Design SP_wocg, start of the top module:
module SP_wocg(
	clk,
	rst_n,
	in_valid,
	in_data,
	in_mode,
	out_valid,
	out_data
);
Size in the first run: roughly 6900 cells after synthesis, roughly 25 I/O pins.
clock: 6.64 ns
lec_check: 0
cap_margin: 10
cell_pad_in_sites_global_placement: 1
core_margin: 2
core_utilization: 63
place_density_lb_addon: 0.04
setup_slack_margin: 0.97
slew_margin: 20
synth_memory_max_bits: 16384
run.sh (not shown) runs the stock make flow with config.mk's settings and CLKGATE_MAP_FILE=.
The starting point completed without violations.
==> next run, changes <==
Settings changed: CORE_UTILIZATION 63 to 70, CTS_CLUSTER_SIZE set to 34, PLACE_DENSITY set to 0.95, PLACE_DENSITY_LB_ADDON 0.04 to unset.
This time the run aborted during global placement without I/O, error GPL-0301.
Die size went down by 9.9%.
Synthesized area stays the same.
Synthesized cell count stays the same.
==> next run, changes <==
Settings changed: CELL_PAD_IN_SITES_GLOBAL_PLACEMENT 1 to 0, CORE_UTILIZATION 70 to 72, CTS_CLUSTER_SIZE 34 to unset, PLACE_DENSITY 0.95 to 0.35.
Outcome: Now the flow died in global routing. Synthesized area is unchanged. Synthesized cell count stays the same. Die area drops by 2.7%.

* * *

run 1:
SP_wocg again, from the RTL that the note above started with.
==> flow/config.mk <==
export PLATFORM = sky130hd
export DESIGN_NAME = SP_wocg
export DESIGN_NICKNAME = SP_wocg
export VERILOG_FILES = /design/flow/design.v
export SDC_FILE = /design/flow/constraint.sdc
export NUM_CORES = 4
export LEC_CHECK = 0
export ABC_AREA = 1
export CAP_MARGIN = 10
export CELL_PAD_IN_SITES_GLOBAL_PLACEMENT = 0
export CORE_MARGIN = 2
export CORE_UTILIZATION = 72
export CTS_CLUSTER_DIAMETER = 188
export CTS_CLUSTER_SIZE = 37
export HOLD_SLACK_MARGIN = 0.3
export PLACE_DENSITY = 0.35
export SETUP_SLACK_MARGIN = 0.6
export SLEW_MARGIN = 20
export SYNTH_MEMORY_MAX_BITS = 16384
==> flow/constraint.sdc <==
create_clock -name core_clock -period 5.07 [get_ports {clk}]
set_input_delay 1.0140 -clock core_clock [delete_from_list [all_inputs] [get_ports {clk}]]
set_output_delay 1.0140 -clock core_clock [all_outputs]
set_load 0.01 [all_outputs]
Run 1 did not make it past 5_1_grt, where a tool error ended it.
[inputs] run 2 vs run 1
- PLACE_DENSITY now 0.64, was 0.35
- CORE_UTILIZATION now 70, was 72
- SETUP_SLACK_MARGIN now 0.97, was 0.6
- ABC_AREA no longer set, was 1
- CTS_CLUSTER_DIAMETER no longer set, was 188
- CTS_CLUSTER_SIZE no longer set, was 37
- HOLD_SLACK_MARGIN no longer set, was 0.3
- the clock period (ns, I/O delays scaled along) now 6.64, was 5.07
Run 2 went all the way through synthesis, placement and routing and the layout is clean on timing, DRC and antenna. Post-synth area from yosys stat in run 2 is 0.56% lower than in run 1. Of run 2 and run 1, run 2 shows the lower simple logic cell fraction of the synthesized area, with run 1 above it. Comparing run 2 and run 1, the lower placed wire-length estimate is on run 2. Note that the synthesized cell count recorded for run 2 amounts to 0.813 times the value seen in run 1. Taking run 1 as the reference, in run 2 post-synth tally of flip-flops with integrated enable flat, net count of the mapped netlist saw a decrease.
Here is what was changed in the inputs of run 3 compared with run 2.
- an added CORE_ASPECT_RATIO of 0.66
- a change of CORE_UTILIZATION from 70 to 63
- an added MAX_ROUTING_LAYER of met4
- an added PLACE_DENSITY_LB_ADDON of 0.04
- an added CELL_PAD_IN_SITES_DETAIL_PLACEMENT of 0
- a change of CELL_PAD_IN_SITES_GLOBAL_PLACEMENT from 0 to 3
- an added CTS_CLUSTER_DIAMETER of 276
- a change of CORE_MARGIN from 2 to 7
- an added ABC_AREA of 1
- a deleted PLACE_DENSITY that had been 0.64
- an added TNS_END_PERCENT of 15
--- outcome ---
- Across run 2 and run 3, a clean result was obtained everywhere but in run 3.
- Run 3 did not make it past 3_1_place_gp_skip_io, where a tool error ended it.
- Die area in run 3 vs run 2: up 19%
- From run 2 to run 3, synthesis-stage register bit count did not move at all.
- Run 2 → run 3: starting utilization of the core area decreased by 6.4 points relative to the old numbers; synthesized cell count increased by 1,583 relative to the old numbers; mux share of post-synthesis cell area decreased by 6.4 points relative to the old numbers.

* * *

SP_wocg again, from the RTL that the note above started with.
make LEC_CHECK=0 ABC_AREA=1 CAP_MARGIN=20 CELL_PAD_IN_SITES_DETAIL_PLACEMENT=1 CORE_ASPECT_RATIO=0.66 CORE_MARGIN=2 CORE_UTILIZATION=40 CTS_CLUSTER_DIAMETER=371 GPL_TIMING_DRIVEN=0 MAX_ROUTING_LAYER=met4 MIN_ROUTING_LAYER=met1 SLEW_MARGIN=30 SYNTH_MEMORY_MAX_BITS=16384 TNS_END_PERCENT=75 finish   # period 9.18 ns
Edit:
ABC_AREA = default   (was 1)
CELL_PAD_IN_SITES_DETAIL_PLACEMENT = default   (was 1)
CORE_ASPECT_RATIO = default   (was 0.66)
CTS_CLUSTER_DIAMETER = default   (was 371)
GPL_TIMING_DRIVEN = default   (was 0)
MAX_ROUTING_LAYER = default   (was met4)
MIN_ROUTING_LAYER = default   (was met1)
SLEW_MARGIN = 20   (was 30)
TNS_END_PERCENT = default   (was 75)
clock period = 7.58 ns   (was 9.18 ns; I/O delays follow)
Effect: The changed run completed without violations; global-route usage drops by 6.3 points; cell area went down by 0.78%; via count falls by 13%; wire length decreases by 19%; setup slack degrades by 0.13 ns; first-iteration DRC count is lower by 12%; critical path depth came out lower by 11; non-clock buffer count is lower by 60.

* * *

SP_wocg again, from the RTL that the note above started with.
clock: 2.68 ns
lec_check: 0
abc_area: 1
cap_margin: 20
core_margin: 2
core_utilization: 72
cts_cluster_diameter: 225
cts_cluster_size: 10
place_density_lb_addon: 0.01
setup_slack_margin: 0.8
slew_margin: 20
synth_memory_max_bits: 16384
tns_end_percent: 5
The baseline aborted during 5_1_grt.
Edit:
- CORE_ASPECT_RATIO: default -> 1.47
- PLACE_DENSITY: default -> 0.39
- PLACE_DENSITY_LB_ADDON: 0.01 -> default
- TNS_END_PERCENT: 5 -> default
Effect: With this change the flow failed in 4_1_cts; synthesized area stays the same; die size is about the same; synthesized cell count does not change.
Edit:
- ABC_AREA: 1 -> default
- CORE_ASPECT_RATIO: 1.47 -> default
- CTS_CLUSTER_DIAMETER: 225 -> default
- CTS_CLUSTER_SIZE: 10 -> default
- PLACE_DENSITY: 0.39 -> default
- SETUP_SLACK_MARGIN: 0.8 -> default
- clock period: 2.68 -> 6.72 ns (I/O delays scaled with it)
- With this change the flow completed with no timing, DRC or antenna violations
- area after synthesis drops by 0.56%
- die size fell by about 0.6%
- synthesized cell count drops by 19%
Edit:
- ABC_AREA: default -> 1
- CTS_CLUSTER_SIZE: default -> 73
- PLACE_DENSITY: default -> 0.66
- clock period: 6.72 -> 5.22 ns (I/O delays scaled with it)
Outcome: With this change the flow did not get past 5_1_grt (GRT-0232); synthesized cell count grows by 23%; die area grows by 0.56%; area after synthesis grows by 0.56%.

* * *

Setup of run A:
Starting RTL as in the previous note.
Settings: LEC_CHECK=0, CAP_MARGIN=10, CELL_PAD_IN_SITES_GLOBAL_PLACEMENT=1, CORE_MARGIN=2, CORE_UTILIZATION=70, CTS_CLUSTER_SIZE=34, PLACE_DENSITY=0.64, SETUP_SLACK_MARGIN=0.97, SLEW_MARGIN=20, SYNTH_MEMORY_MAX_BITS=16384; clock period 6.64 ns.
Seen in the log of run A: GPL-0301 during global placement without I/O (3_1_place_gp_skip_io), after which the run never completed.
> inputs changed (run A -> run B)
# run A
export LEC_CHECK = 0
export CAP_MARGIN = 10
export CELL_PAD_IN_SITES_GLOBAL_PLACEMENT = 1
export CORE_MARGIN = 2
export CORE_UTILIZATION = 70
export CTS_CLUSTER_SIZE = 34
export PLACE_DENSITY = 0.64
export SETUP_SLACK_MARGIN = 0.97
export SLEW_MARGIN = 20
export SYNTH_MEMORY_MAX_BITS = 16384
create_clock -name core_clock -period 6.64 [get_ports {clk}]
# run B
export LEC_CHECK = 0
export CAP_MARGIN = 10
export CELL_PAD_IN_SITES_GLOBAL_PLACEMENT = 1
export CORE_MARGIN = 2
export CORE_UTILIZATION = 70
export CTS_CLUSTER_SIZE = 37
export PLACE_DENSITY = 0.64
export SETUP_SLACK_MARGIN = 0.97
export SLEW_MARGIN = 20
export SYNTH_MEMORY_MAX_BITS = 16384
create_clock -name core_clock -period 6.64 [get_ports {clk}]
Results
As far as synthesized cell count is concerned, run B and run A perform about the same.
Number of enable-type register cells in the synthesized netlist: run B vs run A, no meaningful difference
Comparing run A with run B, the synthesized area per cell came out essentially unchanged.
Comparing run A against run B, there is no change at all in post-synth area from yosys stat.
Run status, run B: aborted in global placement without I/O (3_1_place_gp_skip_io), error GPL-0301
From run A to run B, area after synthesis did not move at all.
Reported for run A and run B, number of nets at floorplan turned out identical to the last digit.
Horizontal die dimension: run A vs run B identical
Die boundary height came out exactly the same in run A and run B.
Per the comparison of run B with run A, mux contribution to synthesized area stayed essentially flat, distinct cell type count after synthesis was more or less identical.
Diff run B..run A | area of the die | unchanged
#### Input delta (run C over run B)
# run B
export LEC_CHECK = 0
export CAP_MARGIN = 10
export CELL_PAD_IN_SITES_GLOBAL_PLACEMENT = 1
export CORE_MARGIN = 2
export CORE_UTILIZATION = 70
export CTS_CLUSTER_SIZE = 37
export PLACE_DENSITY = 0.64
export SETUP_SLACK_MARGIN = 0.97
export SLEW_MARGIN = 20
export SYNTH_MEMORY_MAX_BITS = 16384
create_clock -name core_clock -period 6.64 [get_ports {clk}]
# run C
export LEC_CHECK = 0
export CAP_MARGIN = 10
export CELL_PAD_IN_SITES_GLOBAL_PLACEMENT = 0
export CORE_MARGIN = 2
export CORE_UTILIZATION = 72
export PLACE_DENSITY = 0.66
export SETUP_SLACK_MARGIN = 0.97
export SLEW_MARGIN = 20
export SYNTH_MEMORY_MAX_BITS = 16384
create_clock -name core_clock -period 6.64 [get_ports {clk}]
Results
The runs compared here, run B and run C, all ended either early or with open violations. Status(run C) = ERROR, stage = global routing (5_1_grt). Run B never completed; the flow aborted with a tool error in global placement without I/O (3_1_place_gp_skip_io). [compare] base=run B new=run C: chip width saw a decrease, count of distinct cell types in the synthesized netlist about even. Comparing row count for run B and run C, the smaller number came from run C. Run C vs. run B: floorplan core area went down by 2800 µm². Reported for run B and run C, share of cell area taken by muxes after synthesis turned out identical to the last digit. Going from run B to run C, vertical die size -about 1.4%, xor/xnor share of the synthesized area ~0 delta, area of the mapped netlist ~0 delta.
## Diff of input files: run D against run C
# run C
export LEC_CHECK = 0
export CAP_MARGIN = 10
export CELL_PAD_IN_SITES_GLOBAL_PLACEMENT = 0
export CORE_MARGIN = 2
export CORE_UTILIZATION = 72
export PLACE_DENSITY = 0.66
export SETUP_SLACK_MARGIN = 0.97
export SLEW_MARGIN = 20
export SYNTH_MEMORY_MAX_BITS = 16384
create_clock -name core_clock -period 6.64 [get_ports {clk}]
# run D
export LEC_CHECK = 0
export CAP_MARGIN = 10
export CELL_PAD_IN_SITES_GLOBAL_PLACEMENT = 0
export CORE_MARGIN = 2
export CORE_UTILIZATION = 72
export CTS_CLUSTER_SIZE = 60
export PLACE_DENSITY_LB_ADDON = 0.0
export SETUP_SLACK_MARGIN = 0.97
export SLEW_MARGIN = 20
export SYNTH_MEMORY_MAX_BITS = 16384
create_clock -name core_clock -period 6.64 [get_ports {clk}]
Results
- Of run D and run C, it is run D that has the lower HPWL after detailed placement.
- Run D ran in full, but the layout does not pass; the checks complain about max-capacitance violations, max-slew violations, negative setup slack.
- Number of buffers on the longest clock path came out exactly the same in run C and run D.
- Weighted congestion reported at the end of routability-driven placement ends up higher on run D.
Input changes introduced in run E (baseline for comparison: run D):
# run D
export LEC_CHECK = 0
export CAP_MARGIN = 10
export CELL_PAD_IN_SITES_GLOBAL_PLACEMENT = 0
export CORE_MARGIN = 2
export CORE_UTILIZATION = 72
export CTS_CLUSTER_SIZE = 60
export PLACE_DENSITY_LB_ADDON = 0.0
export SETUP_SLACK_MARGIN = 0.97
export SLEW_MARGIN = 20
export SYNTH_MEMORY_MAX_BITS = 16384
create_clock -name core_clock -period 6.64 [get_ports {clk}]
# run E
export LEC_CHECK = 0
export CAP_MARGIN = 10
export CELL_PAD_IN_SITES_GLOBAL_PLACEMENT = 1
export CORE_MARGIN = 2
export CORE_UTILIZATION = 70
export CTS_CLUSTER_SIZE = 33
export PLACE_DENSITY = 0.64
export SETUP_SLACK_MARGIN = 0.97
export SLEW_MARGIN = 20
export SYNTH_MEMORY_MAX_BITS = 16384
create_clock -name core_clock -period 6.64 [get_ports {clk}]
Proportion of register bits with asynchronous set or reset after synthesis essentially unchanged between run E and run D.
What ended run E was a tool error in global placement without I/O (3_1_place_gp_skip_io); the run never finished.
Run E: height of the die about 1.4% above run D
Reported for run E and run D, count of different cell masters after synthesis turned out identical to the last digit.
Floorplan-stage core utilization ended up 2.4 points lower on run E than on run D.
Run E: area of the core region 3.4% above run D
Diff run E..run D | synthesized area | unchanged
Diff run E..run D | area share of fa/ha/maj cells after synthesis | unchanged
Lower total number of placement rows was reported by run D, not run E.
Run E: area of the chip about 2.8% above run D
Relative to run E, the following input files were edited for run F:
# run E
export LEC_CHECK = 0
export CAP_MARGIN = 10
export CELL_PAD_IN_SITES_GLOBAL_PLACEMENT = 1
export CORE_MARGIN = 2
export CORE_UTILIZATION = 70
export CTS_CLUSTER_SIZE = 33
export PLACE_DENSITY = 0.64
export SETUP_SLACK_MARGIN = 0.97
export SLEW_MARGIN = 20
export SYNTH_MEMORY_MAX_BITS = 16384
create_clock -name core_clock -period 6.64 [get_ports {clk}]
# run F
export LEC_CHECK = 0
export CAP_MARGIN = 10
export CELL_PAD_IN_SITES_DETAIL_PLACEMENT = 1
export CELL_PAD_IN_SITES_GLOBAL_PLACEMENT = 0
export CORE_ASPECT_RATIO = 0.66
export CORE_MARGIN = 2
export CORE_UTILIZATION = 63
export MAX_ROUTING_LAYER = met4
export PLACE_DENSITY_LB_ADDON = 0.04
export SETUP_SLACK_MARGIN = 0.97
export SLEW_MARGIN = 20
export SYNTH_MEMORY_MAX_BITS = 16384
create_clock -name core_clock -period 6.64 [get_ports {clk}]
- Run status, run F: aborted in clock tree synthesis (4_1_cts), error DPL-0033
- Overall die height | run F below run E
- From run E to run F, synthesized chip area reported by yosys did not move at all.
- Summary of run F over run E: total die area saw an increase; x dimension of the die saw an increase; post-synth tally of flip-flops with integrated enable saw little to no change.
- Per the comparison of run F with run E, placement row count -15%, number of distinct standard cells referenced by the synthesized netlist ~0 delta, core outline area +about 10%, mux cell area share after synthesis ~0 delta.
